--- flow/constraint.sdc ---
create_clock -name core_clock -period 17.3 [get_ports {clk}]
set_input_delay 3.4600 -clock core_clock [delete_from_list [all_inputs] [get_ports {clk}]]
set_output_delay 3.4600 -clock core_clock [all_outputs]
set_load 0.01 [all_outputs]
--- flow/run.sh ---
#!/bin/bash
# the make line also repeats each setting of config.mk as NAME=value (left out here)
make -C /OpenROAD-flow-scripts/flow DESIGN_CONFIG=/design/flow/config.mk WORK_HOME=/design/flow/orfs CLKGATE_MAP_FILE= finish
--- flow/config.mk ---
export PLATFORM = sky130hd
export DESIGN_NAME = AProject2
export DESIGN_NICKNAME = AProject2
export VERILOG_FILES = /design/flow/design.v
export SDC_FILE = /design/flow/constraint.sdc
export NUM_CORES = 4
export LEC_CHECK = 0
export ABC_AREA = 1
export CAP_MARGIN = 35
export CELL_PAD_IN_SITES_DETAIL_PLACEMENT = 1
export CELL_PAD_IN_SITES_GLOBAL_PLACEMENT = 3
export CORE_ASPECT_RATIO = 0.59
export CORE_MARGIN = 9
export CORE_UTILIZATION = 27
export GPL_ROUTABILITY_DRIVEN = 0
export PLACE_DENSITY_LB_ADDON = 0.19
export SLEW_MARGIN = 20
export TNS_END_PERCENT = 95
--- flow/design.v ---
`timescale 1ns / 1ps
module AProject2(led,lednext,switch,switchnext,btn, clk, rst, a, b, c, d, e, f, g, an
    );
input [3:0] btn; 
input [4:0] switch;
input [2:0] switchnext;
input clk; 
input rst;                                   
output a, b, c, d, e, f, g;  
output [3:0] an; 
output [4:0] led;
output [2:0] lednext;
reg a, b, c, d, e, f, g;  
reg [3:0] an;
reg slow_clock;
integer i;
integer count;
integer led_count;
integer guess;
integer guess_count;
integer guess_count2;
integer guess_count3;
reg countPL1;
reg countPL2;
reg countPL2values;
reg tempcount;
reg equaltemp;
reg freeze;
reg switchnextcount;
reg [4:0] led;
reg [2:0] lednext;
reg [4:0] dig;
reg [5:0] button0;
reg [5:0] button1;
reg [5:0] button2;
reg [5:0] button3;
reg [5:0] player1_0;
reg [5:0] player1_1;
reg [5:0] player1_2;
reg [5:0] player1_3;
reg [5:0] player2_0;
reg [5:0] player2_1;
reg [5:0] player2_2;
reg [5:0] player2_3;
reg [19:0] player1_full;
reg [19:0] player2_full;
wire slow_tick = (count > 900) && (slow_clock == 1'b0);
always @(posedge clk) 
begin
	if (rst)
	begin
		count<=0;
		slow_clock<=0;
	end
	else if (count > 900)
	begin
		count<=1;
		slow_clock<=~slow_clock;
	end
	else
		count<=count+1;
end
always @(posedge clk) 
if (rst)
begin
	a=0; b=0; c=0; d=0; e=0; f=0; g=0;
	an=0; led=0; lednext=0; dig=0;
	led_count=0;
	guess=0; guess_count=0; guess_count2=0; guess_count3=0;
	countPL1=0; countPL2=0; countPL2values=0;
	tempcount=0; equaltemp=0; freeze=0; switchnextcount=0;
	button0=0; button1=0; button2=0; button3=0;
	player1_0=0; player1_1=0; player1_2=0; player1_3=0;
	player2_0=0; player2_1=0; player2_2=0; player2_3=0;
	player1_full=0; player2_full=0;
end
else if (slow_tick)
begin
	if(freeze==0)
	begin
		led=switch;
		lednext=switchnext;
	end
	if (switch[4] == 0)                                 
	begin
		an=4'b 1111;
		button0=5'b00000;							
		button1=5'b10001;							
		button2=5'b00001;							
		button3=5'b00100;	
		countPL1=0;
		countPL2=0;
		countPL2values=0;
		tempcount=0;
		equaltemp=0;
		freeze=0;
		guess=0;
		guess_count=0;
		guess_count2=0;
		guess_count3=0;			
		player1_0=0;
		player1_1=0;
		player1_2=0;
		player1_3=0;
		player2_0=0;
		player2_1=0;
		player2_2=0;
		player2_3=0;
		player1_full=0;
		player2_full=0;			
	end
   else
		if(freeze==1)
		begin
			if (led_count > 5000) 
			begin 
				led_count=0;
				led=~led; 
				lednext=~lednext;
			end 
			led_count = led_count+1; 
		end
		if(switchnext[2]==1)								 
		begin
			if(switchnextcount==0)
			begin
				button0=player2_0;
				button1=player2_1;
				button2=player2_2;
				button3=player2_3;
				switchnextcount=1;
			end	
		end
		else
		begin
		switchnextcount=0;
		end
	 	if(switchnext[1]==0)									 
		begin
			if(countPL1==0)
			begin
				button0=5'b00000;
				button1=5'b10001;
				button2=5'b00001;
				button3=5'b00100;	
				countPL1=1;
				countPL2=0;
			end
		end
      begin 
			case (an)
				4'b 1110: an=4'b 1101;	
				4'b 1101: an=4'b 1011;  
				4'b 1011: an=4'b 0111;
				4'b 0111: an=4'b 1110;
				4'b 1111:an=4'b 0111;				
				default: an=1111; 
			endcase
			case (an)
				4'b 0111:  
				begin
					if(btn == 4'b0001)
					begin
						if(freeze==0)
						begin
							button0=switch;
							dig=button0;  
						end			
					end
					else
					begin
						dig=button0;
					end
				end
				4'b 1011: 
				begin
					if(btn == 4'b0010)
					begin
						if(freeze==0)
						begin								
							button1=switch;
							dig=button1;
						end
					end
					else
					begin
						dig=button1;
					end
				end	 
				4'b 1101: 
				begin
					if(btn == 4'b0100)
					begin
						if(freeze==0)
						begin								
							button2=switch;
							dig=button2;
						end
					end
					else
					begin
						dig=button2;
					end
				end
				4'b1110:  
				begin
					if(btn == 4'b1000)
					begin
						if(freeze==0)
						begin
							button3=switch;
							dig=button3;
						end
					end
					else
					begin
						dig=button3;
					end	
				end
			endcase
			if(switchnext[1]==1)														 
			begin
				if(countPL2==0)
				begin
					player1_0=button0;						     					 
					player1_1=button1;
					player1_2=button2;
					player1_3=button3;
					player1_full[4:0]=player1_0;
					player1_full[9:5]=player1_1;
					player1_full[14:10]=player1_2;
					player1_full[19:15]=player1_3;
					button0=5'b00000;
					button1=5'b10010;
					button2=5'b00001;
					button3=5'b00100;	
					countPL1=0;
					countPL2=1;
				end
				if(switchnext[0]==1)													 
				begin
					if(countPL2values==0)
					begin					
						player2_0=button0;						     					 
						player2_1=button1;
						player2_2=button2;
						player2_3=button3;
						player2_full[4:0]=player2_0;
						player2_full[9:5]=player2_1;
						player2_full[14:10]=player2_2;
						player2_full[19:15]=player2_3;								
						countPL2values=1;
					end
				end
				if(switchnext[0]==0)													 
				begin
					if(countPL2values==1)
					begin
						if(player2_full < player1_full)     					 
						begin
							button0=5'b 00000;
							button1=5'b 00011;
							button2=5'b 00001;
							button3=5'b 10010;
							guess=guess+1;
							countPL2values=0;
						end
						if(player2_full > player1_full)      					 
						begin
							button0=5'b 00000;
							button1=5'b 00101;
							button2=5'b 00010;
							button3=5'b 10010;
							guess=guess+1;
							countPL2values=0;
						end
						if(player2_full == player1_full)
						begin
							if(equaltemp==0)
							begin
								guess=guess+1;
								equaltemp=1;
							end
							if(guess>=1000 && guess<10000)
							begin
								guess=guess-1000;
								guess_count3=guess_count3+1;
							end												
							if(guess>=100 && guess<1000)
							begin
								guess=guess-100;
								guess_count2=guess_count2+1;
							end
							if(guess>=10 && guess<100)
							begin
								guess=guess-10;
								guess_count=guess_count+1;													
							end
							if(guess<10)
							begin
								if(tempcount==0)
								begin
									guess=guess+16;
									guess_count=guess_count+16;
									guess_count2=guess_count2+16;
									guess_count3=guess_count3+16;														
									tempcount=1;
								end
								button0=guess;
								button1=guess_count;
								button2=guess_count2;
								button3=guess_count3;
								led=0;
								lednext=0;
								countPL2values=0;
								freeze=1;
							end
						end											
					end
				end
			end
		end
		case (dig) 
		  5'b11111:  begin   
							a=0; b=1; c=1; d=1; e=0; f=0; g=0;  
						 end
		  5'b11110:  begin    
							a=0; b=1; c=1; d=0; e=0; f=0; g=0;  
						 end
		  5'b11101:  begin   
							a=1; b=0; c=0; d=0; e=0; f=1; g=0;  
						 end
		  5'b11100:  begin    
							a=0; b=1; c=1; d=0; e=0; f=0; g=1;  
						 end
		  5'b11011:  begin    
							a=1; b=1; c=0; d=0; e=0; f=0; g=0;  
						 end
		  5'b11010:  begin    
							a=0; b=0; c=0; d=1; e=0; f=0; g=0;  
						 end
		  5'b11001:  begin    
							a=0; b=0; c=0; d=1; e=1; f=0; g=0;  
						 end
		  5'b11000:  begin    
							a=0; b=0; c=0; d=0; e=0; f=0; g=0;  
						 end
		  5'b10111:  begin   
							a=0; b=0; c=0; d=1; e=1; f=1; g=1;  
						 end
		  5'b10110:  begin    
							a=0; b=1; c=0; d=0; e=0; f=0; g=0;  
						 end	
		  5'b10101:  begin    
							a=0; b=1; c=0; d=0; e=1; f=0; g=0;  
						 end
		  5'b10100:  begin    
							a=1; b=0; c=0; d=1; e=1; f=0; g=0;  
						 end
		  5'b10011:  begin    
							a=0; b=0; c=0; d=0; e=1; f=1; g=0;  
						 end 
		  5'b10010:  begin     
							a=0; b=0; c=1; d=0; e=0; f=1; g=0;    
						 end 
		  5'b10001:  begin     
							a=1; b=0; c=0; d=1; e=1; f=1; g=1;  
						 end 
		  5'b10000:  begin    
							a=0; b=0; c=0; d=0; e=0; f=0; g=1;  
						 end 
		  5'b00001:  begin    
							a=1; b=1; c=1; d=0; e=0; f=0; g=1;     
						 end
		  5'b00010:  begin    
							a=1; b=0; c=0; d=1; e=0; f=0; g=0;     
						 end	
		  5'b00011:  begin    
							a=1; b=1; c=0; d=0; e=0; f=1; g=0;     
						 end			 
		  5'b00100:  begin    
							a=0; b=0; c=1; d=1; e=0; f=0; g=0;     
						 end
		  5'b00101:  begin    
							a=1; b=1; c=1; d=1; e=0; f=1; g=1;     
						 end
		  5'b00110:  begin    
							a=1; b=0; c=0; d=0; e=0; f=0; g=1;     
						 end
		  5'b00111:  begin    
							a=0; b=1; c=0; d=0; e=1; f=0; g=1;     
						 end
		  5'b01000:  begin    
							a=1; b=0; c=0; d=0; e=1; f=0; g=0;     
						 end					 
		  5'b00000:  begin    
							a=1; b=1; c=1; d=1; e=1; f=1; g=1;      
						 end 	
		  default:  begin    
							a=1; b=1; c=1; d=1; e=1; f=1; g=1;  
						end 
		endcase 
	end
endmodule
==> results.tsv, run 1 <==
stage	metric	value	unit
setup_path	path_max_fanout	37	
power	comb_power_share	27.3	%
floorplanning	rows	79	
worst_hold_path	hold_path_class	register to register	
worst_hold_path	holdPathEnd	equaltemp$_SDFFE_PP0P_	
clock_network	clk_pin_slew	0.07	ns
finish	fin_util	30.6	%
power	clkPwrFrac	42.5	%
power	p_int	1.05	mW
timing	rsz0062_at_grt	no	
route	viasPerCell	5.25	
synth	ys_types	66	
setup_path	cpMostUsedCell	nand2_1	
clock_network	cts_buffer_depth	3	
setup_path	crit_family	simple AND/OR/NAND/NOR gates	
synth	synth_top_cell_by_area	dfxtp_1	
synth	synthTopCellsByArea	dfxtp_1 (20%), nand2_1 (19%), inv_1 (7.6%)	
timing	max_freq	61.7	MHz
setup_path	crit_end	guess[4]$_SDFFE_PP0P_	
timing	slew_violations	0	
floorplanning	die_h	237	µm
synth	mux_area_share	0	%
timing	worst_slew_pin_slew	0.963	ns
clock_network	cts_root_buf	clkbuf_16	
flow_run	max-cap-violations	0	
route	drt-total-wl	111000	µm
floorplanning	fp_util	27.6	%
setup_path	slowest_stage	o21ai_1	
power	power.share.sequential	30.2	%
setup_path	cpPeakStageDelay	0.71	ns
clock_network	htreeDepth	1	
finish	num-fill-cells	10700	
synth	synth-async-reset-ratio	0	%
synth	synthTopCellsByCount	nand2_1 (1099), inv_1 (445), nor2_1 (398)	
synth	top_cell_area_share	20.3	%
synth	ys_cells	3879	
synth	most_common_cell	nand2_1	
floorplanning	core	79900	µm²
route	wire_per_inst	22.5	µm
route	drc_errors	0	
finish	syn_to_final_growth	11.1	%
clock_network	insertion_delay	0.63	ns
clock_network	cts_hold_buf	0	
synth	ys_sh_simple	45.0	%
power	p_leak	10.3	nW
global_route	grt_pass1_wl	167000	µm
setup_path	cp.required	17.80	ns
setup_path	rr_startpoint	an[0]$_SDFFE_PP0P_	
synth	yosys_most_used_dff	dfxtp_1	
setup_path	r2r_end	guess[4]$_SDFFE_PP0P_	
route	diodes	0	
clock_network	cts_setup_buffers	0	
synth	top_logic_kind	simple AND/OR/NAND/NOR gates	
synth	edf_count	0	
floorplanning	ios	33	
global_route	grt_max_degree	93	
global_route	first_global_vias	24600	
timing	hold_viol	0	
clock_network	cts_resized	0	
power	p_comb	0.466	mW
power	p_per_area	69.7	nW/µm²
timing	skew	0.0560	ns
synth	ys_area	22000	µm²
power	p_seq	0.514	mW
setup_path	critPathArrivalTime	16.71	ns
power	vdd.ir_drop.worst	0.0000729	V
route	dr.pass1.iters	5	
synth	adder_share	2.27	%
power	power_leader	clock	
setup_path	crit_buf_inv	7	
floorplanning	die_width	390	µm
timing	finalSetupViolations	0	
timing	min_period	16.21	ns
setup_path	critPathKind	input pin to register	
synth	synthXorXnorAreaFrac	1.35	%
power	clk-power	0.724	mW
route	drt_iter0_markers	2168	
setup_path	reg2reg_slack	4.41	ns
clock_network	cts_buffers	29	
clock_network	cts_tree	yes	
synth	synthesis.nets	3933	
timing	holdWs	0.469	ns
route	ant_nets	0	
clock_network	clock-sinks	223	
global_route	grt-ovfl-total	0	
finish	fin_nets	3902	
synth	ys_seq_share	20.3	%
route	vias	25800	
placement	detailed_place_hpwl	87300	µm
power	power	1.70	mW
flow_run	warning_count	34	
synth	synthAoiAreaFrac	18.8	%
setup_path	reg2reg_depth	63	
synth	yosys_warnings	1	
synth	syn_inst	3879	
power	switchingPower	0.654	mW
setup_path	start_kind	input pin	
power	switching_share	38.3	%
timing	maxSlewHeadroom	35.8	%
global_route	antenna_found_initial	0	
worst_hold_path	hp-start	equaltemp$_SDFFE_PP0P_	
floorplanning	chip_area	92600	µm²
synth	syn_area	22000	µm²
setup_path	cp.depth	64	
timing	tns	0	ns
synth	avgSynthCellArea	5.68	µm²
run_status	status	finished clean	
timing	period_used_share	93.7	%
global_route	grt_use_total	23.1	%
worst_hold_path	holdPathStages	2	
placement	portBuffers	32	
setup_path	crit_start	btn[3]	
synth	synth_flop_count	223	
setup_path	worstSetupEndpointType	register	
==> stage by stage <==
step                      instance area (µm²)  std cells  setup WS (ns)
after floorplan                         22000       3879           4.28
after global placement                  23300       4863          0.919
after detailed placement                23300       4868           1.02
after CTS                               24400       4922           1.62
after global routing                    24500       4924          0.341
final                                   24500       4924           1.09
==> routing by layer <==
| layer | vias to the layer above | wire length, µm | track usage (%) |
|---|---|---|---|
| met5 | - | 0 | 0 |
| met1 | 12300 | 62500 | 39.3 |
| met3 | 65 | 9890 | 5.85 |
| met4 | 0 | 1050 | 2.28 |
| li1 | 12700 | - | - |
| met2 | 721 | 37500 | 27.7 |
==> layout make-up <==
class / instances / area (µm²) / share of cell area, %
Tap cell: 1053 / 1320 / 5.38
Inverter: 489 / 1850 / 7.55
Timing Repair Buffer: 98 / 860 / 3.51
Sequential cell: 223 / 4460 / 18.2
Clock buffer: 35 / 798 / 3.26
Multi-Input combinational cell: 3007 / 14900 / 60.8
Clock inverter: 19 / 295 / 1.21
==> inputs of run 2 (changes only) <==
- CAP_MARGIN: 35 -> 40
- CELL_PAD_IN_SITES_DETAIL_PLACEMENT: 1 -> unset
- CELL_PAD_IN_SITES_GLOBAL_PLACEMENT: 3 -> 1
- CORE_ASPECT_RATIO: 0.59 -> unset
- CORE_MARGIN: 9 -> 2
- CORE_UTILIZATION: 27 -> 58
- CTS_CLUSTER_DIAMETER: unset -> 209
- GPL_ROUTABILITY_DRIVEN: 0 -> unset
- MAX_ROUTING_LAYER: unset -> met5
- MIN_ROUTING_LAYER: unset -> met1
- PLACE_DENSITY_LB_ADDON: 0.19 -> unset
- SETUP_SLACK_MARGIN: unset -> 2.0
- TNS_END_PERCENT: 95 -> unset
- clock period: 17.3 -> 17.9 ns (I/O delays scaled with it)
==> run 2 against run 1 <==
Critical path type unchanged. First-iteration DRC count is 54% higher. Sequential share of layout area is 0.77 points higher. Largest power group unchanged. Critical endpoint is now guess[20]$_SDFFE_PP0P_. Design area is 4.1% lower. Hold slack hardly changed. Synthesized area stayed put. Critical path depth is 9 higher. Setup slack better by 1.7 ns. Flip-flop count stayed put. Global-route usage is 17 points higher. Clock-buffer cell count is 3 higher. Via count is 3.2% higher.
==> results.tsv, run 2 <==
stage	metric	value	unit	change
setup_path	worstSetupEndpointType	register		unchanged
route	viasPerCell	6.12		was 5.25
floorplanning	core	37600	µm²	was 79900 µm²
route	ant_nets	0		unchanged
timing	worst_slew_pin_slew	0.898	ns	was 0.963 ns
global_route	grt_use_total	39.8	%	was 23.1%
finish	combGateArea	15000	µm²	was 14900 µm²
route	drc_errors	0		unchanged
clock_network	cts_buffer_depth	3		unchanged
route	diodes	0		unchanged
global_route	grt_max_degree	120		was 93
synth	yosys_warnings	1		unchanged
setup_path	critPathKind	input pin to register		unchanged
clock_network	cts_hold_buf	0		unchanged
timing	finalSetupViolations	0		unchanged
setup_path	path_max_fanout	19		was 37
setup_path	cpMostUsedCell	nand2_1		unchanged
clock_network	cts_tree	yes		unchanged
setup_path	reg2reg_depth	76		was 63
setup_path	rr_startpoint	an[2]$_SDFFE_PP0P_		was an[0]$_SDFFE_PP0P_
timing	period_used_share	84.2	%	was 93.7%
clock_network	insertion_delay	0.60	ns	was 0.63 ns
setup_path	cp.depth	73		was 64
floorplanning	die_width	199	µm	was 390 µm
placement	detailed_place_hpwl	59100	µm	was 87300 µm
setup_path	crit_start	switchnext[2]		was btn[3]
timing	min_period	15.07	ns	
timing	holdWs	0.469	ns	about the same
setup_path	critPathArrivalTime	15.54	ns	was 16.71 ns
route	drt-total-wl	80600	µm	was 111000 µm
global_route	grt_pass1_wl	126000	µm	was 167000 µm
setup_path	crit_buf_inv	10		was 7
synth	synthAoiAreaFrac	18.8	%	unchanged
worst_hold_path	holdPathStages	2		unchanged
synth	synth_top_cell_by_area	dfxtp_1		unchanged
synth	synthTopCellsByArea	dfxtp_1 (20%), nand2_1 (19%), inv_1 (7.6%)		unchanged
power	clkPwrFrac	37.8	%	was 42.5%
synth	synth_flop_count	223		unchanged
timing	skew	0.0328	ns	was 0.0560 ns
power	power.share.sequential	34.3	%	was 30.2%
power	power_leader	clock		unchanged
setup_path	slowest_stage	clkinvlp_2		was o21ai_1
synth	edf_count	0		unchanged
floorplanning	die_h	199	µm	was 237 µm
synth	avgSynthCellArea	5.68	µm²	unchanged
setup_path	r2r_end	guess[20]$_SDFFE_PP0P_		was guess[4]$_SDFFE_PP0P_
clock_network	cts_root_buf	clkbuf_16		unchanged
route	dr.pass1.iters	8		was 5
synth	yosys_most_used_dff	dfxtp_1		unchanged
timing	hold_viol	0		unchanged
synth	ys_sh_simple	45.0	%	unchanged
synth	synth-async-reset-ratio	0	%	unchanged
setup_path	cpPeakStageDelay	0.52	ns	was 0.71 ns
route	vias	26700		was 25800
global_route	grtUsageMet1	51.1	%	was 39.3%
route	drt_iter0_markers	3331		was 2168
synth	mux_area_share	0	%	unchanged
synth	adder_share	2.27	%	unchanged
synth	synthesis.nets	3933		unchanged
finish	num-fill-cells	3736		was 10700
power	vdd.ir_drop.worst	0.0000711	V	was 0.0000729 V
timing	slew_violations	0		unchanged
synth	ys_seq_share	20.3	%	unchanged
worst_hold_path	hp-start	d$_SDFFE_PP0P_		was equaltemp$_SDFFE_PP0P_
synth	syn_inst	3879		unchanged
timing	max_freq	66.4	MHz	
power	p_comb	0.405	mW	was 0.466 mW
placement	portBuffers	32		unchanged
power	switching_share	37.8	%	was 38.3%
flow_run	warning_count	40		was 34
global_route	grt-ovfl-total	0		unchanged
timing	maxSlewHeadroom	40.1	%	was 35.8%
clock_network	htreeDepth	1		unchanged
floorplanning	fp_util	58.6	%	was 27.6%
global_route	grt_util_met2	62.7	%	was 27.7%
finish	final-seq-area	4460	µm²	unchanged
global_route	top_usage_layer	met2		was met1
timing	tns	0	ns	unchanged
setup_path	cp.required	18.37	ns	was 17.80 ns
setup_path	crit_end	guess[20]$_SDFFE_PP0P_		was guess[4]$_SDFFE_PP0P_
placement	place_congestion	1.05		
floorplanning	ios	33		unchanged
floorplanning	rows	71		was 79
clock_network	clk_pin_slew	0.07	ns	about the same
setup_path	crit_family	simple AND/OR/NAND/NOR gates		unchanged
global_route	antenna_found_initial	4		was 0
synth	top_cell_area_share	20.3	%	unchanged
worst_hold_path	hold_path_class	register to register		unchanged
power	switchingPower	0.548	mW	was 0.654 mW
power	p_per_area	61.8	nW/µm²	was 69.7 nW/µm²
timing	rsz0062_at_grt	no		unchanged
setup_path	reg2reg_slack	5.85	ns	was 4.41 ns
synth	syn_area	22000	µm²	unchanged
synth	synthXorXnorAreaFrac	1.35	%	unchanged
worst_hold_path	holdPathEnd	d$_SDFFE_PP0P_		was equaltemp$_SDFFE_PP0P_
clock_network	cts_buffers	27		was 29
synth	ys_cells	3879		unchanged
flow_run	max-cap-violations	0		unchanged
power	p_seq	0.497	mW	was 0.514 mW
synth	top_logic_kind	simple AND/OR/NAND/NOR gates		unchanged
finish	syn_to_final_growth	6.54	%	was 11.1%
synth	synthTopCellsByCount	nand2_1 (1099), inv_1 (445), nor2_1 (398)		unchanged
setup_path	start_kind	input pin		unchanged
global_route	met3_usage	6.36	%	was 5.85%
clock_network	clock-sinks	223		unchanged
synth	most_common_cell	nand2_1		unchanged
synth	ys_area	22000	µm²	unchanged
power	comb_power_share	27.9	%	was 27.3%
floorplanning	chip_area	39600	µm²	was 92600 µm²
route	wire_per_inst	18.5	µm	was 22.5 µm
power	clk-power	0.549	mW	was 0.724 mW
global_route	first_global_vias	24000		was 24600
power	p_int	0.903	mW	was 1.05 mW
synth	ys_types	66		unchanged
run_status	status	finished clean		unchanged
power	p_leak	10.1	nW	was 10.3 nW
finish	fin_nets	3881		was 3902
[run 2: metrics by stage]
| stage | cells | setup slack [ns] | utilization (%) | instance area, µm² | total power [mW] |
|---|---|---|---|---|---|
| after floorplan | 3879 | 4.76 | - | 22000 | 0.793 |
| after global placement | 4292 | 1.81 | 59.5 | 22400 | 0.885 |
| after detailed placement | 4299 | 1.38 | 59.8 | 22500 | 0.890 |
| after CTS | 4348 | 2.20 | 62.1 | 23300 | 1.43 |
| after global routing | 4358 | 2.00 | 62.5 | 23500 | 1.50 |
| final | 4358 | 2.83 | 62.5 | 23500 | 1.45 |
[run 2: layout make-up]
cell class	count	area share (%)
inverters	489	7.89
clock inverters	11	0.453
repair inverters	2	0.0426
flip-flops and latches	223	19.0
repair buffers	74	2.96
clock buffers	38	3.18
well taps	511	2.72
multi-input cells	3010	63.7
[run 2: timing repair]
item	4_1_cts	5_1_grt
setup endpoints to repair	9	63
pin swaps	0	2
gates resized	1	14
buffers inserted	0	5
cloned	0	5
[run 2: per-layer routing]
| metal | share of wire, % | wire length, µm |
|---|---|---|
| met5 | 0.040 | 32 |
| met4 | 6.8 | 5520 |
| met3 | 10 | 8290 |
| met2 | 44 | 35100 |
| met1 | 39 | 31600 |
==> inputs of run 3 (changes only) <==
- CAP_MARGIN: 40 -> 35
- CELL_PAD_IN_SITES_DETAIL_PLACEMENT: unset -> 1
- CELL_PAD_IN_SITES_GLOBAL_PLACEMENT: 1 -> 3
- CORE_ASPECT_RATIO: unset -> 1.51
- CORE_MARGIN: 2 -> 9
- CORE_UTILIZATION: 58 -> 27
- CTS_CLUSTER_DIAMETER: 209 -> unset
- GPL_ROUTABILITY_DRIVEN: unset -> 0
- MAX_ROUTING_LAYER: met5 -> unset
- MIN_ROUTING_LAYER: met1 -> unset
- PLACE_DENSITY_LB_ADDON: unset -> 0.15
- SETUP_SLACK_MARGIN: 2.0 -> unset
- TNS_END_PERCENT: unset -> 95
- clock period: 17.9 -> 17.3 ns (I/O delays scaled with it)
==> run 3 against run 2 <==
Hold slack worse by 0.0016 ns. Critical path depth rose by 7. Global-route usage decreased by 17 points. Design area grew 3.6%. Synthesized cell count unchanged. Utilization decreased by 32 points. Wire length rose by 35%. Critical path type unchanged. Largest power group unchanged.
==> results.tsv, run 3 <==
stage	metric	value	unit	change
flow_run	warning_count	34		was 40
timing	tns	0	ns	unchanged
synth	syn_area	22000	µm²	unchanged
finish	syn_to_final_growth	10.4	%	was 6.54%
global_route	grt_max_degree	74		was 120
setup_path	crit_family	simple AND/OR/NAND/NOR gates		unchanged
synth	synth_flop_count	223		unchanged
placement	portBuffers	32		unchanged
power	power.share.sequential	31.1	%	was 34.3%
setup_path	critPathArrivalTime	16.20	ns	was 15.54 ns
power	vdd.ir_drop.worst	0.0000797	V	was 0.0000711 V
power	clk-power	0.693	mW	was 0.549 mW
power	p_comb	0.444	mW	was 0.405 mW
clock_network	cts_tree	yes		unchanged
placement	pre_cts_slack	1.04	ns	was 1.38 ns
power	power_leader	clock		unchanged
setup_path	reg2reg_slack	4.76	ns	was 5.85 ns
floorplanning	rows	128		was 71
global_route	grt_use_total	23.1	%	was 39.8%
placement	detailed_place_hpwl	84300	µm	was 59100 µm
synth	synth-async-reset-ratio	0	%	unchanged
synth	ys_seq_share	20.3	%	unchanged
synth	most_common_cell	nand2_1		unchanged
timing	skew	0.0474	ns	was 0.0328 ns
timing	max_freq	63.9	MHz	
global_route	grt_pass1_wl	167000	µm	was 126000 µm
floorplanning	die_h	369	µm	was 199 µm
worst_hold_path	hold_path_class	register to register		unchanged
route	drt-total-wl	109000	µm	was 80600 µm
timing	fin_ws	1.65	ns	was 2.83 ns
synth	top_logic_kind	simple AND/OR/NAND/NOR gates		unchanged
route	drt_iter0_markers	1366		was 3331
timing	finalSetupViolations	0		unchanged
timing	period_used_share	90.5	%	was 84.2%
timing	holdWs	0.467	ns	was 0.469 ns
global_route	antenna_found_initial	0		was 4
route	wire_per_inst	22.2	µm	was 18.5 µm
finish	fin_nets	3895		was 3881
synth	yosys_warnings	1		unchanged
floorplanning	core	80700	µm²	was 37600 µm²
run_status	status	finished clean		unchanged
timing	maxSlewHeadroom	42.3	%	was 40.1%
synth	edf_count	0		unchanged
synth	synthTopCellsByArea	dfxtp_1 (20%), nand2_1 (19%), inv_1 (7.6%)		unchanged
synth	ys_area	22000	µm²	unchanged
clock_network	insertion_delay	0.62	ns	was 0.60 ns
synth	synthTopCellsByCount	nand2_1 (1099), inv_1 (445), nor2_1 (398)		unchanged
setup_path	cp.required	17.85	ns	was 18.37 ns
route	vias	25700		was 26700
power	p_leak	10.2	nW	was 10.1 nW
setup_path	slowest_stage	o21ai_0		was clkinvlp_2
power	p_seq	0.514	mW	was 0.497 mW
clock_network	cts_setup_buffers	0		unchanged
synth	ys_sh_simple	45.0	%	unchanged
floorplanning	die_width	250	µm	was 199 µm
setup_path	cpMostUsedCell	nand2_1		unchanged
synth	ys_types	66		unchanged
setup_path	r2r_end	guess[26]$_SDFFE_PP0P_		was guess[20]$_SDFFE_PP0P_
floorplanning	chip_area	92400	µm²	was 39600 µm²
power	clkPwrFrac	41.9	%	was 37.8%
global_route	first_global_vias	27000		was 24000
synth	synthAoiAreaFrac	18.8	%	unchanged
clock_network	clk_pin_slew	0.07	ns	about the same
worst_hold_path	holdPathEnd	guess[23]$_SDFFE_PP0P_		was d$_SDFFE_PP0P_
synth	ys_cells	3879		unchanged
timing	worst_slew_pin_slew	0.858	ns	was 0.898 ns
power	p_per_area	67.9	nW/µm²	was 61.8 nW/µm²
route	diodes	0		unchanged
setup_path	cp.depth	80		was 73
synth	avgSynthCellArea	5.68	µm²	unchanged
global_route	grt-ovfl-total	0		unchanged
worst_hold_path	holdPathStages	2		unchanged
synth	top_cell_area_share	20.3	%	unchanged
clock_network	cts_buffer_depth	3		unchanged
timing	rsz0062_at_grt	no		unchanged
power	switchingPower	0.627	mW	was 0.548 mW
clock_network	clock-sinks	223		unchanged
route	ant_nets	0		unchanged
synth	yosys_most_used_dff	dfxtp_1		unchanged
timing	hold_viol	0		unchanged
setup_path	crit_start	switch[4]		was switchnext[2]
timing	slew_violations	0		unchanged
clock_network	cts_hold_buf	0		unchanged
synth	syn_inst	3879		unchanged
setup_path	start_kind	input pin		unchanged
setup_path	crit_buf_inv	13		was 10
clock_network	cts_buffers	30		was 27
power	switching_share	38.0	%	was 37.8%
setup_path	worstSetupEndpointType	register		unchanged
setup_path	crit_end	guess[26]$_SDFFE_PP0P_		was guess[20]$_SDFFE_PP0P_
setup_path	cpPeakStageDelay	0.66	ns	was 0.52 ns
setup_path	critPathKind	input pin to register		unchanged
synth	adder_share	2.27	%	unchanged
power	p_int	1.02	mW	was 0.903 mW
synth	mux_area_share	0	%	unchanged
clock_network	cts_root_buf	clkbuf_16		unchanged
setup_path	path_max_fanout	23		was 19
route	viasPerCell	5.24		was 6.12
clock_network	cts_resized	0		was 1
floorplanning	fp_util	27.3	%	was 58.6%
floorplanning	ios	33		unchanged
setup_path	reg2reg_depth	79		was 76
finish	design_area	24300	µm²	was 23500 µm²
worst_hold_path	hp-start	guess[23]$_SDFFE_PP0P_		was d$_SDFFE_PP0P_
timing	min_period	15.65	ns	
placement	dpl-instance-area	23200	µm²	was 22500 µm²
flow_run	max-cap-violations	0		unchanged
route	dr.pass1.iters	5		was 8
synth	synth_top_cell_by_area	dfxtp_1		unchanged
power	comb_power_share	26.9	%	was 27.9%
setup_path	rr_startpoint	an[2]$_SDFFE_PP0P_		unchanged
synth	synthesis.nets	3933		unchanged
route	drc_errors	0		unchanged
synth	synthXorXnorAreaFrac	1.35	%	unchanged
clock_network	htreeDepth	1		unchanged
run 3: metal layers:
metal  up-vias  track usage (%)  share of wire [%]
li1      12700                -                  -
met4         0             10.1                4.8
met3       158             1.48                1.9
met2       330             44.8                 53
met1     12500             25.2                 40
met5         -                0                  0
run 3: through the flow:
step / power, mW / utilization (%) / instances
2_1_floorplan: 0.821 / - / 3879
3_3_place_gp: 0.973 / 28.8 / 4845
3_5_place_dp: 0.972 / 28.8 / 4848
4_1_cts: 1.68 / 30.1 / 4903
5_1_grt: 1.73 / 30.1 / 4904
6_report: 1.65 / 30.1 / 4904
run 3: layout make-up:
type / count / area (µm²)
multi-input combinational: 3007 / 14900
inverter: 489 / 1850
tap: 1040 / 1300
timing repair buffer: 90 / 772
sequential: 223 / 4460
fill: 10700 / 56400
clock buffer: 40 / 900
clock inverter: 15 / 159
==> inputs of run 4 (changes only) <==
- CAP_MARGIN: 35 -> 20
- CELL_PAD_IN_SITES_DETAIL_PLACEMENT: 1 -> unset
- CELL_PAD_IN_SITES_GLOBAL_PLACEMENT: 3 -> unset
- CORE_ASPECT_RATIO: 1.51 -> unset
- CORE_MARGIN: 9 -> 2
- CORE_UTILIZATION: 27 -> 72
- CTS_CLUSTER_DIAMETER: unset -> 332
- CTS_CLUSTER_SIZE: unset -> 99
- GPL_ROUTABILITY_DRIVEN: 0 -> unset
- PLACE_DENSITY: unset -> 0.37
- PLACE_DENSITY_LB_ADDON: 0.15 -> unset
- SETUP_SLACK_MARGIN: unset -> 1.28
- TNS_END_PERCENT: 95 -> unset
- clock period: 17.3 -> 12.0 ns (I/O delays scaled with it)
==> run 4 against run 3 <==
The run now fails in global routing. Synthesized cell count did not move. Synthesized area unchanged. Die size down 65%.
==> results.tsv, run 4 <==
stage	metric	value	unit	change
global_route	grt_use_total	69.5	%	
synth	synth-async-reset-ratio	0	%	unchanged
placement	portBuffers	32		unchanged
floorplanning	fp_util	72.6	%	was 27.3%
synth	ys_sh_simple	45.0	%	unchanged
synth	yosys_warnings	1		unchanged
synth	synth_flop_count	223		unchanged
synth	synthXorXnorAreaFrac	1.35	%	unchanged
synth	top_logic_kind	simple AND/OR/NAND/NOR gates		unchanged
synth	synthTopCellsByArea	dfxtp_1 (20%), nand2_1 (19%), inv_1 (7.6%)		unchanged
floorplanning	core	30300	µm²	was 80700 µm²
synth	ys_cells	3879		unchanged
synth	synthTopCellsByCount	nand2_1 (1099), inv_1 (445), nor2_1 (398)		unchanged
synth	avgSynthCellArea	5.68	µm²	unchanged
synth	mux_area_share	0	%	unchanged
synth	adder_share	2.27	%	unchanged
clock_network	clock-sinks	223		unchanged
synth	ys_seq_share	20.3	%	unchanged
synth	ys_types	66		unchanged
run_status	firstError	[ERROR GRT-0232] Routing congestion too high. Check the congestion heatmap in the GUI.		
floorplanning	die_h	179	µm	was 369 µm
floorplanning	chip_area	32000	µm²	was 92400 µm²
placement	detailed_place_hpwl	58700	µm	was 84300 µm
synth	synthesis.nets	3933		unchanged
placement	place_congestion	1.12		
synth	top_cell_area_share	20.3	%	unchanged
floorplanning	die_width	179	µm	was 250 µm
synth	synth_top_cell_by_area	dfxtp_1		unchanged
global_route	grt-ovfl-total	17		
clock_network	cts_buffers	6		was 30
synth	syn_inst	3879		unchanged
clock_network	cts_hold_buf	0		unchanged
placement	pre_cts_slack	-0.393	ns	was 1.04 ns
floorplanning	ios	33		unchanged
placement	placed_cells	4300		was 4848
synth	ys_area	22000	µm²	unchanged
run_status	stop_stage	global routing		
synth	edf_count	0		unchanged
synth	syn_area	22000	µm²	unchanged
floorplanning	rows	64		was 128
placement	dpl-instance-area	23400	µm²	was 23200 µm²
synth	most_common_cell	nand2_1		unchanged
synth	yosys_most_used_dff	dfxtp_1		unchanged
clock_network	htreeDepth	1		unchanged
run_status	status	aborted with a tool error		was finished clean
clock_network	cts_buffer_depth	3		unchanged
synth	synthAoiAreaFrac	18.8	%	unchanged
clock_network	cts_root_buf	clkbuf_16		unchanged
-- run 4: metrics by stage --
stage | power (mW) | TNS (ns) | hold WS (ns)
global placement | 1.39 | -0.168 | 0.453
CTS | 1.82 | 0 | 0.479
detailed placement | 1.41 | -18.54 | 0.459
floorplan | 1.20 | 0 | 0.438
-- run 4: repair_timing --
action | 4_1_cts
endpoints found under the setup margin | 69
setup buffers | 87
cloned | 5
pin swaps | 63
gates resized | 172
-- run 4: layer usage --
metal | GRT overflow | GRT usage, %
met2 | 7 | 87.7
met3 | 0 | 51.2
met4 | 10 | 59.8
met1 | 0 | 72.9
met5 | 0 | 29.2
==> inputs of run 5 (changes only) <==
- ABC_AREA: 1 -> unset
- CAP_MARGIN: 20 -> 35
- CELL_PAD_IN_SITES_GLOBAL_PLACEMENT: unset -> 3
- CORE_MARGIN: 2 -> 9
- CORE_UTILIZATION: 72 -> 39
- CTS_CLUSTER_DIAMETER: 332 -> unset
- CTS_CLUSTER_SIZE: 99 -> unset
- HOLD_SLACK_MARGIN: unset -> 0.07
- PLACE_DENSITY: 0.37 -> unset
- PLACE_DENSITY_LB_ADDON: unset -> 0.04
- SETUP_SLACK_MARGIN: 1.28 -> unset
- TNS_END_PERCENT: unset -> 5
- clock period: 12.0 -> 17.3 ns (I/O delays scaled with it)
==> run 5 against run 4 <==
The run now finishes clean. Synthesized area fell by 16%. Synthesized cell count fell by 34%. Die size rose by 73%.
==> results.tsv, run 5 <==
stage	metric	value	unit	change
setup_path	start_kind	input pin		
timing	fin_ws	0.874	ns	
synth	yosys_warnings	1		unchanged
timing	hold_viol	0		
synth	ys_sh_simple	32.7	%	was 45.0%
synth	synthXorXnorAreaFrac	9.91	%	was 1.35%
synth	avgSynthCellArea	7.16	µm²	was 5.68 µm²
timing	min_period	16.43	ns	
clock_network	cts_tree	yes		
clock_network	htreeDepth	1		unchanged
flow_run	warning_count	34		
placement	place_congestion	0.995		was 1.12
power	switchingPower	0.323	mW	
route	wl_met1	33300	µm	
setup_path	crit_end	guess[25]$_SDFFE_PP0P_		
power	p_seq	0.515	mW	
clock_network	cts_buffers	29		was 6
synth	synth_top_cell_by_area	dfxtp_1		unchanged
setup_path	worstSetupEndpointType	register		
power	p_comb	0.0988	mW	
route	drc_errors	0		
synth	synthAoiAreaFrac	23.1	%	was 18.8%
route	drt_iter0_markers	1754		
setup_path	cpPeakStageDelay	0.61	ns	
power	p_leak	7.31	nW	
timing	skew	0.0163	ns	
clock_network	insertion_delay	0.59	ns	
setup_path	r2r_end	guess[25]$_SDFFE_PP0P_		
route	vias	20100		
route	wire_per_inst	23.8	µm	
timing	holdWs	0.451	ns	
synth	synth_flop_count	223		unchanged
flow_run	max-cap-violations	0		
placement	portBuffers	32		unchanged
finish	fin_nets	2655		
clock_network	cts_root_buf	clkbuf_16		unchanged
power	p_int	0.918	mW	
worst_hold_path	holdPathEnd	button1[1]$_SDFFE_PP0P_		
setup_path	rr_startpoint	an[2]$_SDFFE_PP0P_		
floorplanning	chip_area	55400	µm²	was 32000 µm²
setup_path	reg2reg_depth	54		
synth	synthesis.nets	2630		was 3933
power	clk-power	0.628	mW	
power	power_leader	clock		
route	wl_met2	34500	µm	
placement	pre_cts_slack	-0.125	ns	was -0.393 ns
clock_network	clk_pin_slew	0.06	ns	
global_route	antenna_found_initial	1		
synth	ys_seq_share	24.2	%	was 20.3%
run_status	status	finished clean		was aborted with a tool error
timing	finalSetupViolations	0		
synth	edf_count	0		unchanged
synth	mux_area_share	3.23	%	was 0%
global_route	first_global_vias	19000		
floorplanning	core	46700	µm²	was 30300 µm²
worst_hold_path	holdPathStages	2		
power	clkPwrFrac	50.6	%	
synth	top_cell_area_share	24.2	%	was 20.3%
global_route	grt_max_degree	95		
route	dr.pass1.iters	7		
power	switching_share	26.0	%	
setup_path	crit_start	switchnext[2]		
global_route	grt-ovfl-total	0		
floorplanning	die_h	235	µm	was 179 µm
route	drt-total-wl	76800	µm	
setup_path	path_max_fanout	33		
synth	synth-async-reset-ratio	0	%	unchanged
route	top_layer	met4		
clock_network	clock-sinks	223		unchanged
synth	most_common_cell	nor2_1		was nand2_1
synth	top_logic_kind	simple AND/OR/NAND/NOR gates		unchanged
timing	slew_violations	0		
route	ant_nets	0		
placement	placed_cells	3169		was 4300
placement	detailed_place_hpwl	57500	µm	was 58700 µm
synth	ys_area	18400	µm²	was 22000 µm²
route	wl_met3	5110	µm	
timing	max_freq	60.9	MHz	
power	power.share.sequential	41.5	%	
synth	syn_area	18400	µm²	was 22000 µm²
synth	adder_share	2.71	%	was 2.27%
floorplanning	die_width	235	µm	was 179 µm
setup_path	crit_buf_inv	8		
global_route	grt_pass1_wl	117000	µm	
setup_path	critPathKind	input pin to register		
finish	finalNonFillerCells	3229		
timing	period_used_share	94.9	%	
setup_path	cp.depth	55		
setup_path	critPathArrivalTime	16.87	ns	
floorplanning	fp_util	39.5	%	was 72.6%
route	viasPerCell	6.23		
synth	ys_cells	2576		was 3879
setup_path	crit_family	simple AND/OR/NAND/NOR gates		
route	diodes	0		
timing	maxSlewHeadroom	37.2	%	
timing	rsz0062_at_grt	no		
synth	syn_inst	2576		was 3879
synth	synthTopCellsByArea	dfxtp_1 (24%), nor2_1 (7.1%), nand2_1 (6.8%)		was dfxtp_1 (20%), nand2_1 (19%), inv_1 (7.6%)
power	comb_power_share	8.0	%	
floorplanning	rows	79		was 64
setup_path	slowest_stage	or4b_1		
setup_path	cp.required	17.74	ns	
power	p_per_area	59.3	nW/µm²	
synth	synthTopCellsByCount	nor2_1 (347), nand2_1 (333), dfxtp_1 (223)		was nand2_1 (1099), inv_1 (445), nor2_1 (398)
timing	worst_slew_pin_slew	0.931	ns	
finish	syn_to_final_growth	13.6	%	
floorplanning	ios	33		unchanged
synth	ys_types	99		was 66
power	vdd.ir_drop.worst	0.0000702	V	
worst_hold_path	hp-start	button1[1]$_SDFFE_PP0P_		
worst_hold_path	hold_path_class	register to register		
global_route	grt_use_total	26.4	%	
synth	yosys_most_used_dff	dfxtp_1		unchanged
clock_network	cts_buffer_depth	3		unchanged
setup_path	reg2reg_slack	3.81	ns	
==> run 5: timing repair <==
action                     4_1_cts  5_1_grt
resized                          0       17
buffers inserted                 0        6
hold buffers                     0        0
setup endpoints to repair        0       60
==> run 5: area by class of cell <==
type	count	area, µm²
inverters	47	176
clock buffers	43	828
well taps	607	759
clock inverters	9	143
fillers	4896	25700
repair buffers	143	1220
flip-flops and latches	223	4460
multi-input cells	2157	13400
==> run 5: through the flow <==
step | power (mW) | TNS [ns] | util, % | area, µm²
after global routing | 1.28 | 0 | 44.9 | 21000
final | 1.24 | 0 | 44.9 | 21000
after detailed placement | 0.620 | -0.569 | 42.4 | 19800
after global placement | 0.620 | 0 | 42.3 | 19700
after CTS | 1.25 | 0 | 44.5 | 20800
after floorplan | 0.582 | 0 | - | 18500
==> run 5: per-layer routing <==
metal,vias up,track usage [%]
li1,9502,-
met1,9612,34.8
met2,817,42.5
met3,196,3.02
met4,0,12.2
met5,-,0
==> inputs of run 6 (changes only) <==
- ABC_AREA: unset -> 1
- CAP_MARGIN: 35 -> 20
- CELL_PAD_IN_SITES_GLOBAL_PLACEMENT: 3 -> unset
- CORE_MARGIN: 9 -> 2
- CORE_UTILIZATION: 39 -> 65
- CTS_CLUSTER_SIZE: unset -> 80
- HOLD_SLACK_MARGIN: 0.07 -> unset
- PLACE_DENSITY_LB_ADDON: 0.04 -> unset
- TNS_END_PERCENT: 5 -> unset
- clock period: 17.3 -> 17.0 ns (I/O delays scaled with it)
==> run 6 against run 5 <==
Still clean on timing, DRC and antenna. Combinational power went up to 4.3 times the previous value. Total power is 24% higher. Via count is 35% higher. Clock-buffer cell count is 5 lower. Sequential power is 2% higher. First-iteration DRC count is 120% higher. Register-to-register slack better by 0.09 ns. Critical path depth is 16 higher. Final cell count is 32% higher. Largest power group unchanged.
==> results.tsv, run 6 <==
stage	metric	value	unit	change
timing	maxSlewHeadroom	27.1	%	was 37.2%
setup_path	worstSetupEndpointType	register		unchanged
synth	top_logic_kind	simple AND/OR/NAND/NOR gates		unchanged
setup_path	cpPeakStageDelay	0.57	ns	was 0.61 ns
clock_network	cts_tree	yes		unchanged
global_route	antenna_found_initial	1		unchanged
flow_run	max-cap-violations	0		unchanged
setup_path	crit_family	simple AND/OR/NAND/NOR gates		unchanged
power	comb_power_share	27.9	%	was 8.0%
power	p_comb	0.429	mW	was 0.0988 mW
power	power.share.sequential	34.0	%	was 41.5%
synth	synthesis.nets	3933		was 2630
synth	synthTopCellsByArea	dfxtp_1 (20%), nand2_1 (19%), inv_1 (7.6%)		was dfxtp_1 (24%), nor2_1 (7.1%), nand2_1 (6.8%)
power	power_leader	clock		unchanged
setup_path	crit_end	guess[4]$_SDFFE_PP0P_		was guess[25]$_SDFFE_PP0P_
power	switching_share	37.5	%	was 26.0%
synth	synth_top_cell_by_area	dfxtp_1		unchanged
route	vias	27200		was 20100
route	drt-total-wl	83100	µm	was 76800 µm
synth	ys_area	22000	µm²	was 18400 µm²
clock_network	cts_resized	0		unchanged
worst_hold_path	hp-start	button0[4]$_SDFFE_PP0P_		was button1[1]$_SDFFE_PP0P_
floorplanning	fp_util	65.9	%	was 39.5%
timing	hold_viol	0		unchanged
synth	ys_sh_simple	45.0	%	was 32.7%
timing	slew_violations	0		unchanged
setup_path	reg2reg_slack	3.90	ns	was 3.81 ns
timing	tns	0	ns	unchanged
floorplanning	rows	67		was 79
floorplanning	chip_area	35400	µm²	was 55400 µm²
setup_path	start_kind	input pin		unchanged
placement	pre_cts_slack	0.867	ns	was -0.125 ns
setup_path	slowest_stage	o21ai_0		was or4b_1
synth	synthXorXnorAreaFrac	1.35	%	was 9.91%
floorplanning	die_width	188	µm	was 235 µm
power	p_seq	0.524	mW	was 0.515 mW
setup_path	crit_buf_inv	8		unchanged
timing	rsz0062_at_grt	no		unchanged
timing	finalSetupViolations	0		unchanged
global_route	first_global_vias	24900		was 19000
setup_path	path_max_fanout	44		was 33
clock_network	cts_hold_buf	0		unchanged
setup_path	critPathKind	input pin to register		unchanged
route	drt_iter0_markers	3814		was 1754
synth	adder_share	2.27	%	was 2.71%
synth	yosys_most_used_dff	dfxtp_1		unchanged
finish	num-fill-cells	3070		was 4896
synth	syn_area	22000	µm²	was 18400 µm²
setup_path	cp.required	17.51	ns	was 17.74 ns
synth	ys_cells	3879		was 2576
synth	synthTopCellsByCount	nand2_1 (1099), inv_1 (445), nor2_1 (398)		was nor2_1 (347), nand2_1 (333), dfxtp_1 (223)
placement	place_congestion	1.09		was 0.995
synth	mux_area_share	0	%	was 3.23%
power	p_int	0.963	mW	was 0.918 mW
timing	fin_ws	0.760	ns	was 0.874 ns
route	viasPerCell	6.35		was 6.23
setup_path	r2r_end	guess[4]$_SDFFE_PP0P_		was guess[25]$_SDFFE_PP0P_
power	switchingPower	0.577	mW	was 0.323 mW
synth	top_cell_area_share	20.3	%	was 24.2%
synth	ys_types	66		was 99
placement	detailed_place_hpwl	60300	µm	was 57500 µm
synth	synth_flop_count	223		unchanged
power	clk-power	0.586	mW	was 0.628 mW
clock_network	cts_setup_buffers	0		unchanged
setup_path	critPathArrivalTime	16.75	ns	was 16.87 ns
route	dr.pass1.iters	12		was 7
route	drc_errors	0		unchanged
clock_network	htreeDepth	1		unchanged
run_status	status	finished clean		unchanged
timing	period_used_share	95.5	%	was 94.9%
clock_network	clk_pin_slew	0.06	ns	about the same
setup_path	crit_start	switch[4]		was switchnext[2]
worst_hold_path	holdPathStages	2		unchanged
timing	worst_slew_pin_slew	1.08	ns	was 0.931 ns
route	ant_nets	0		unchanged
global_route	grt_use_total	45.3	%	was 26.4%
synth	avgSynthCellArea	5.68	µm²	was 7.16 µm²
setup_path	cpMostUsedCell	nand2_1		
floorplanning	core	33400	µm²	was 46700 µm²
finish	fin_nets	3858		was 2655
synth	syn_inst	3879		was 2576
power	power	1.54	mW	was 1.24 mW
placement	portBuffers	32		unchanged
synth	synth-async-reset-ratio	0	%	unchanged
clock_network	cts_buffer_depth	3		unchanged
power	clkPwrFrac	38.1	%	was 50.6%
flow_run	warning_count	42		was 34
setup_path	rr_startpoint	an[0]$_SDFFE_PP0P_		was an[2]$_SDFFE_PP0P_
clock_network	insertion_delay	0.59	ns	about the same
global_route	grt_max_degree	139		was 95
setup_path	cp.depth	71		was 55
clock_network	cts_buffers	27		was 29
timing	skew	0.0510	ns	was 0.0163 ns
synth	synthAoiAreaFrac	18.8	%	was 23.1%
power	vdd.ir_drop.worst	0.0000742	V	was 0.0000702 V
floorplanning	ios	33		unchanged
clock_network	clock-sinks	223		unchanged
synth	yosys_warnings	1		unchanged
setup_path	reg2reg_depth	68		was 54
synth	ys_seq_share	20.3	%	was 24.2%
timing	max_freq	61.6	MHz	
timing	min_period	16.24	ns	
floorplanning	die_h	188	µm	was 235 µm
power	p_per_area	66.5	nW/µm²	was 59.3 nW/µm²
worst_hold_path	hold_path_class	register to register		unchanged
synth	most_common_cell	nand2_1		was nor2_1
power	p_leak	9.99	nW	was 7.31 nW
synth	edf_count	0		unchanged
finish	syn_to_final_growth	5.12	%	was 13.6%
clock_network	cts_root_buf	clkbuf_16		unchanged
global_route	grt-ovfl-total	0		unchanged
route	wire_per_inst	19.4	µm	was 23.8 µm
worst_hold_path	holdPathEnd	button0[4]$_SDFFE_PP0P_		was button1[1]$_SDFFE_PP0P_
global_route	grt_pass1_wl	130000	µm	was 117000 µm
-- run 6: layout make-up --
| type | count | area (µm²) | area share [%] |
|---|---|---|---|
| Antenna cell | 1 | 2.50 | 0.0108 |
| Tap cell | 448 | 561 | 2.42 |
| Clock buffer | 38 | 787 | 3.40 |
| Clock inverter | 11 | 101 | 0.438 |
| Timing Repair Buffer | 56 | 503 | 2.17 |
| Inverter | 489 | 1850 | 7.98 |
| Multi-Input combinational cell | 3007 | 14900 | 64.3 |
| Sequential cell | 223 | 4460 | 19.3 |
-- run 6: layer usage --
metal  up-vias  track usage (%)  wire length [µm]
li1      12600                -                 -
met1     12200             55.1             30400
met2      1864             72.2             36200
met3       465             10.0             10300
met4         0             29.4              6250
met5         -                0                 0
-- run 6: metrics by stage --
step           instances  area (µm²)  util (%)  hold slack [ns]
4_1_cts             4272       23100      69.2            0.467
5_1_grt             4272       23200      69.2            0.481
3_3_place_gp        4223       22300      66.5            0.452
3_5_place_dp        4223       22300      66.5            0.458
2_1_floorplan       3879       22000         -            0.438
6_report            4273       23200      69.2            0.467
==> inputs of run 7 (changes only) <==
- CAP_MARGIN: 20 -> 15
- CELL_PAD_IN_SITES_GLOBAL_PLACEMENT: unset -> 1
- CORE_UTILIZATION: 65 -> 58
- CTS_CLUSTER_DIAMETER: unset -> 209
- CTS_CLUSTER_SIZE: 80 -> unset
- MAX_ROUTING_LAYER: unset -> met5
- MIN_ROUTING_LAYER: unset -> met1
- SETUP_SLACK_MARGIN: unset -> 0.57
- clock period: 17.0 -> 12.3 ns (I/O delays scaled with it)
==> run 7 against run 6 <==
Combinational power grew 71%. Global-route usage down 5.1 points. Final cell count increased by 6.1%. Still clean. Sequential share of layout area is 2.0 points lower. Die size is 12% higher. Non-clock buffer count grew 196.
==> results.tsv, run 7 <==
stage	metric	value	unit	change
synth	synthTopCellsByCount	nand2_1 (1099), inv_1 (445), nor2_1 (398)		unchanged
route	drt-total-wl	84200	µm	was 83100 µm
run_status	status	finished clean		unchanged
global_route	first_global_vias	24300		was 24900
power	switching_share	36.8	%	was 37.5%
floorplanning	die_width	199	µm	was 188 µm
synth	ys_cells	3879		unchanged
clock_network	clock-sinks	223		unchanged
finish	syn_to_final_growth	17.4	%	was 5.12%
timing	maxSlewHeadroom	28.7	%	was 27.1%
placement	place_congestion	1.07		was 1.09
finish	fin_nets	4056		was 3858
clock_network	htreeDepth	1		unchanged
synth	synth_flop_count	223		unchanged
flow_run	warning_count	38		was 42
setup_path	slowest_stage	nor4_4		was o21ai_0
global_route	grt_max_degree	95		was 139
global_route	grt_util_met2	63.8	%	was 72.2%
synth	yosys_warnings	1		unchanged
timing	period_used_share	93.4	%	was 95.5%
synth	synthTopCellsByArea	dfxtp_1 (20%), nand2_1 (19%), inv_1 (7.6%)		unchanged
setup_path	critPathArrivalTime	11.99	ns	was 16.75 ns
synth	yosys_most_used_dff	dfxtp_1		unchanged
synth	ys_seq_share	20.3	%	unchanged
clock_network	cts_root_buf	clkbuf_16		unchanged
power	p_int	1.46	mW	was 0.963 mW
synth	adder_share	2.27	%	unchanged
synth	edf_count	0		unchanged
flow_run	max-cap-violations	0		unchanged
global_route	antenna_found_initial	1		unchanged
setup_path	crit_family	simple AND/OR/NAND/NOR gates		unchanged
clock_network	cts_hold_buf	0		unchanged
clock_network	cts_buffer_depth	3		unchanged
synth	synthXorXnorAreaFrac	1.35	%	unchanged
synth	avgSynthCellArea	5.68	µm²	unchanged
route	wire_per_inst	18.6	µm	was 19.4 µm
synth	top_cell_area_share	20.3	%	unchanged
power	p_seq	0.724	mW	was 0.524 mW
global_route	grtUsageMet1	51.7	%	was 55.1%
route	drc_errors	0		unchanged
synth	syn_area	22000	µm²	unchanged
power	p_leak	11.2	nW	was 9.99 nW
synth	synthesis.nets	3933		unchanged
synth	ys_types	66		unchanged
setup_path	reg2reg_slack	2.52	ns	was 3.90 ns
floorplanning	chip_area	39600	µm²	was 35400 µm²
power	p_per_area	89.1	nW/µm²	was 66.5 nW/µm²
placement	detailed_place_hpwl	60400	µm	was 60300 µm
synth	synth_top_cell_by_area	dfxtp_1		unchanged
power	power	2.31	mW	was 1.54 mW
worst_hold_path	hold_path_class	register to register		unchanged
power	switchingPower	0.848	mW	was 0.577 mW
clock_network	insertion_delay	0.59	ns	about the same
setup_path	worstSetupEndpointType	register		unchanged
worst_hold_path	hp-start	guess_count[4]$_SDFFE_PP0P_		was button0[4]$_SDFFE_PP0P_
route	vias	27800		was 27200
setup_path	rr_startpoint	an[2]$_SDFFE_PP0P_		was an[0]$_SDFFE_PP0P_
power	clkPwrFrac	36.9	%	was 38.1%
route	ant_nets	0		unchanged
clock_network	clk_pin_slew	0.06	ns	about the same
power	power.share.sequential	31.4	%	was 34.0%
route	drt_iter0_markers	3358		was 3814
power	vdd.ir_drop.worst	0.000115	V	was 0.0000742 V
synth	most_common_cell	nand2_1		unchanged
synth	synthAoiAreaFrac	18.8	%	unchanged
synth	ys_area	22000	µm²	unchanged
worst_hold_path	holdPathStages	2		unchanged
setup_path	cp.depth	78		was 71
setup_path	r2r_end	guess[15]$_SDFFE_PP0P_		was guess[4]$_SDFFE_PP0P_
power	p_comb	0.732	mW	was 0.429 mW
global_route	grt_pass1_wl	128000	µm	was 130000 µm
clock_network	cts_buffers	27		unchanged
synth	synth-async-reset-ratio	0	%	unchanged
setup_path	cpPeakStageDelay	0.40	ns	was 0.57 ns
timing	min_period	11.48	ns	
power	clk-power	0.850	mW	was 0.586 mW
global_route	top_usage_layer	met2		unchanged
synth	mux_area_share	0	%	unchanged
setup_path	reg2reg_depth	77		was 68
route	dr.pass1.iters	8		was 12
setup_path	crit_end	guess[15]$_SDFFE_PP0P_		was guess[4]$_SDFFE_PP0P_
floorplanning	die_h	199	µm	was 188 µm
global_route	grt_use_total	40.2	%	was 45.3%
timing	hold_viol	0		unchanged
setup_path	crit_buf_inv	19		was 8
setup_path	cpMostUsedCell	nand2_1		unchanged
floorplanning	rows	71		was 67
setup_path	crit_start	switch[4]		unchanged
route	viasPerCell	6.13		was 6.35
timing	slew_violations	0		unchanged
timing	worst_slew_pin_slew	1.07	ns	was 1.08 ns
floorplanning	ios	33		unchanged
power	comb_power_share	31.7	%	was 27.9%
setup_path	cp.required	12.80	ns	was 17.51 ns
synth	syn_inst	3879		unchanged
synth	top_logic_kind	simple AND/OR/NAND/NOR gates		unchanged
global_route	met3_usage	6.68	%	was 10.0%
floorplanning	fp_util	58.6	%	was 65.9%
placement	portBuffers	32		unchanged
synth	ys_sh_simple	45.0	%	unchanged
clock_network	cts_tree	yes		unchanged
setup_path	path_max_fanout	18		was 44
timing	finalSetupViolations	0		unchanged
timing	max_freq	87.1	MHz	
worst_hold_path	holdPathEnd	guess_count[4]$_SDFFE_PP0P_		was button0[4]$_SDFFE_PP0P_
timing	skew	0.0539	ns	was 0.0510 ns
timing	rsz0062_at_grt	no		unchanged
power	power_leader	clock		unchanged
setup_path	critPathKind	input pin to register		unchanged
finish	fin_util	68.8	%	was 69.2%
floorplanning	core	37600	µm²	was 33400 µm²
global_route	grt-ovfl-total	0		unchanged
setup_path	start_kind	input pin		unchanged
[run 7: layer usage]
metal | vias up | part of all wire (%)
li1 | 13000 | -
met1 | 12700 | 39
met2 | 1670 | 44
met3 | 399 | 10
met4 | 0 | 6.8
met5 | - | 0
[run 7: final cells by class]
class,instances,area (µm²)
Sequential cell,223,4460
Antenna cell,1,2.50
Timing Repair inverter,1,7.51
Multi-Input combinational cell,3008,15700
Timing Repair Buffer,252,2230
Tap cell,511,639
Clock inverter,15,170
Inverter,489,1860
Fill cell,3494,11700
Clock buffer,35,776
[run 7: through the flow]
step,setup WS (ns),hold WS [ns],cells,cell area [µm²],setup TNS (ns)
CTS,0.576,0.468,4454,24300,0
global placement,-0.0133,0.452,4401,23300,-0.0133
global route,0.205,0.486,4534,25900,0
detailed placement,-0.140,0.458,4401,23300,-0.433
finish,0.816,0.467,4535,25900,0
floorplan,0.612,0.438,3879,22100,0
[run 7: repair_timing]
action	CTS	global route
pin swaps	2	95
hold endpoints to repair	0	0
setup buffers	3	73
resized	5	279
endpoints found under the setup margin	9	69
cloned	0	7
==> inputs of run 8 (changes only) <==
- ABC_AREA: 1 -> 0
- CAP_MARGIN: 15 -> 40
- CORE_UTILIZATION: 58 -> 64
- SETUP_SLACK_MARGIN: 0.57 -> -1.81
- clock period: 12.3 -> 16.1 ns (I/O delays scaled with it)
==> run 8 against run 7 <==
The run now fails in global placement without I/O. Die size decreased by 24%. Synthesized cell count is 34% lower. Synthesized area is 16% lower.
==> results.tsv, run 8 <==
stage	metric	value	unit	change
synth	adder_share	2.71	%	was 2.27%
synth	most_common_cell	nor2_1		was nand2_1
synth	synth-async-reset-ratio	0	%	unchanged
floorplanning	die_width	174	µm	was 199 µm
synth	synthAoiAreaFrac	23.1	%	was 18.8%
synth	ys_seq_share	24.2	%	was 20.3%
run_status	status	aborted with a tool error		was finished clean
synth	ys_area	18400	µm²	was 22000 µm²
synth	yosys_most_used_dff	dfxtp_1		unchanged
synth	synthTopCellsByCount	nor2_1 (347), nand2_1 (333), dfxtp_1 (223)		was nand2_1 (1099), inv_1 (445), nor2_1 (398)
floorplanning	chip_area	30200	µm²	was 39600 µm²
synth	synthesis.nets	2630		was 3933
synth	mux_area_share	3.23	%	was 0%
synth	syn_area	18400	µm²	was 22000 µm²
synth	syn_inst	2576		was 3879
run_status	stop_stage	global placement without I/O		
synth	ys_types	99		was 66
synth	yosys_warnings	1		unchanged
synth	ys_cells	2576		was 3879
floorplanning	die_h	174	µm	was 199 µm
synth	edf_count	0		unchanged
synth	top_cell_area_share	24.2	%	was 20.3%
floorplanning	rows	62		was 71
synth	avgSynthCellArea	7.16	µm²	was 5.68 µm²
synth	synth_top_cell_by_area	dfxtp_1		unchanged
synth	synth_flop_count	223		unchanged
floorplanning	core	28500	µm²	was 37600 µm²
synth	ys_sh_simple	32.7	%	was 45.0%
synth	top_logic_kind	simple AND/OR/NAND/NOR gates		unchanged
run_status	firstError	[ERROR GPL-0301] Utilization 101.282 % exceeds 100%.		
synth	synthTopCellsByArea	dfxtp_1 (24%), nor2_1 (7.1%), nand2_1 (6.8%)		was dfxtp_1 (20%), nand2_1 (19%), inv_1 (7.6%)
floorplanning	fp_util	64.6	%	was 58.6%
synth	synthXorXnorAreaFrac	9.91	%	was 1.35%
==> inputs of run 9 (changes only) <==
- ABC_AREA: 0 -> unset
- CAP_MARGIN: 40 -> 20
- CELL_PAD_IN_SITES_GLOBAL_PLACEMENT: 1 -> unset
- CORE_UTILIZATION: 64 -> 40
- CTS_CLUSTER_DIAMETER: 209 -> unset
- MAX_ROUTING_LAYER: met5 -> unset
- MIN_ROUTING_LAYER: met1 -> unset
- SETUP_SLACK_MARGIN: -1.81 -> 0.6
- clock period: 16.1 -> 21.6 ns (I/O delays scaled with it)
==> run 9 against run 8 <==
Now clean on timing, DRC and antenna. Synthesized cell count stayed put. Die size is 58% higher. Synthesized area stayed put.
==> results.tsv, run 9 <==
stage	metric	value	unit	change
synth	mux_area_share	3.23	%	unchanged
synth	yosys_most_used_dff	dfxtp_1		unchanged
placement	portBuffers	32		
flow_run	warning_count	34		
route	wl_met2	29300	µm	
timing	max_freq	50.5	MHz	
synth	synth_flop_count	223		unchanged
clock_network	clk_pin_slew	0.06	ns	
setup_path	reg2reg_slack	5.65	ns	
synth	syn_inst	2576		unchanged
setup_path	crit_family	simple AND/OR/NAND/NOR gates		
synth	most_common_cell	nor2_1		unchanged
route	wl_met3	6900	µm	
setup_path	crit_start	switchnext[1]		
synth	adder_share	2.71	%	unchanged
floorplanning	fp_util	40.5	%	was 64.6%
power	switching_share	25.2	%	
power	clk-power	0.479	mW	
synth	syn_area	18400	µm²	unchanged
timing	rsz0062_at_grt	no		
synth	synth_top_cell_by_area	dfxtp_1		unchanged
clock_network	cts_resized	0		
setup_path	rr_startpoint	an[2]$_SDFFE_PP0P_		
synth	synth-async-reset-ratio	0	%	unchanged
setup_path	crit_buf_inv	7		
setup_path	worstSetupEndpointType	register		
synth	ys_seq_share	24.2	%	unchanged
route	dr.pass1.iters	9		
worst_hold_path	hp-start	a$_SDFFE_PP0P_		
worst_hold_path	hold_path_class	register to register		
synth	synthTopCellsByCount	nor2_1 (347), nand2_1 (333), dfxtp_1 (223)		unchanged
power	p_leak	6.90	nW	
synth	synthTopCellsByArea	dfxtp_1 (24%), nor2_1 (7.1%), nand2_1 (6.8%)		unchanged
placement	pre_cts_slack	1.64	ns	
global_route	grt_use_total	28.7	%	
finish	fin_nets	2588		
clock_network	cts_root_buf	clkbuf_16		
synth	edf_count	0		unchanged
clock_network	cts_tree	yes		
finish	syn_to_final_growth	9.55	%	
placement	place_congestion	0.949		
synth	ys_sh_simple	32.7	%	unchanged
route	drt-total-wl	70200	µm	
clock_network	htreeDepth	1		
synth	synthesis.nets	2630		unchanged
clock_network	cts_buffers	29		
timing	slew_violations	0		
floorplanning	die_width	219	µm	was 174 µm
setup_path	start_kind	input pin		
route	viasPerCell	6.41		
setup_path	slowest_stage	nor3_2		
route	wl_met1	31600	µm	
worst_hold_path	holdPathStages	2		
timing	hold_viol	0		
global_route	grt_pass1_wl	109000	µm	
floorplanning	rows	78		was 62
synth	top_cell_area_share	24.2	%	unchanged
power	power.share.sequential	42.9	%	
timing	worst_slew_pin_slew	1.06	ns	
setup_path	cp.required	22.08	ns	
run_status	status	finished clean		was aborted with a tool error
power	p_int	0.720	mW	
floorplanning	ios	33		
flow_run	max-cap-violations	0		
setup_path	cp.depth	51		
route	ant_nets	0		
setup_path	crit_end	guess_count[4]$_SDFFE_PP0P_		
synth	ys_cells	2576		unchanged
timing	skew	0.0549	ns	
global_route	first_global_vias	18500		
route	top_layer	met4		
finish	num-fill-cells	4642		
timing	period_used_share	91.7	%	
synth	ys_types	99		unchanged
floorplanning	die_h	219	µm	was 174 µm
route	vias	20200		
setup_path	reg2reg_depth	49		
clock_network	clock-sinks	223		
floorplanning	chip_area	47800	µm²	was 30200 µm²
power	vdd.ir_drop.worst	0.0000665	V	
timing	maxSlewHeadroom	29.1	%	
setup_path	path_max_fanout	25		
power	p_seq	0.412	mW	
setup_path	critPathArrivalTime	20.29	ns	
power	p_comb	0.0707	mW	
worst_hold_path	holdPathEnd	a$_SDFFE_PP0P_		
placement	detailed_place_hpwl	51300	µm	
clock_network	cts_buffer_depth	3		
synth	synthXorXnorAreaFrac	9.91	%	unchanged
route	wire_per_inst	22.3	µm	
route	drc_errors	0		
global_route	grt-ovfl-total	0		
synth	synthAoiAreaFrac	23.1	%	unchanged
synth	top_logic_kind	simple AND/OR/NAND/NOR gates		unchanged
synth	ys_area	18400	µm²	unchanged
global_route	antenna_found_initial	0		
finish	fin_util	44.4	%	
setup_path	r2r_end	guess_count[4]$_SDFFE_PP0P_		
power	switchingPower	0.242	mW	
timing	holdWs	0.455	ns	
timing	finalSetupViolations	0		
route	drt_iter0_markers	2519		
global_route	grt_max_degree	94		
synth	yosys_warnings	1		unchanged
power	clkPwrFrac	49.8	%	
timing	min_period	19.81	ns	
power	comb_power_share	7.3	%	
power	p_per_area	47.6	nW/µm²	
timing	tns	0	ns	
clock_network	cts_setup_buffers	0		
setup_path	cpPeakStageDelay	0.87	ns	
floorplanning	core	45500	µm²	was 28500 µm²
clock_network	cts_hold_buf	0		
power	power_leader	clock		
timing	fin_ws	1.79	ns	
setup_path	critPathKind	input pin to register		
synth	avgSynthCellArea	7.16	µm²	unchanged
clock_network	insertion_delay	0.59	ns	
[run 9: layout make-up]
cell class	count	area (µm²)	share of cell area [%]
multi-input combinational	2157	13200	65.5
sequential	223	4460	22.1
clock buffer	40	837	4.14
tap	600	751	3.72
timing repair buffer	76	649	3.21
inverter	47	176	0.873
clock inverter	6	86.3	0.427
antenna	1	2.50	0.0124
[run 9: layer usage]
layer | GRT usage [%] | up-vias
met1 | 42.0 | 9562
met5 | 0 | -
li1 | - | 9377
met4 | 9.48 | 0
met2 | 42.2 | 1098
met3 | 4.79 | 149
[run 9: per-stage QoR]
stage,total power [mW],cells,cell area [µm²]
after floorplan,0.466,2576,18400
after global placement,0.490,3103,19300
after detailed placement,0.490,3103,19300
after CTS,0.967,3149,20200
after global routing,0.993,3149,20200
final,0.962,3150,20200
Power is estimated from default activity; no workload was simulated.
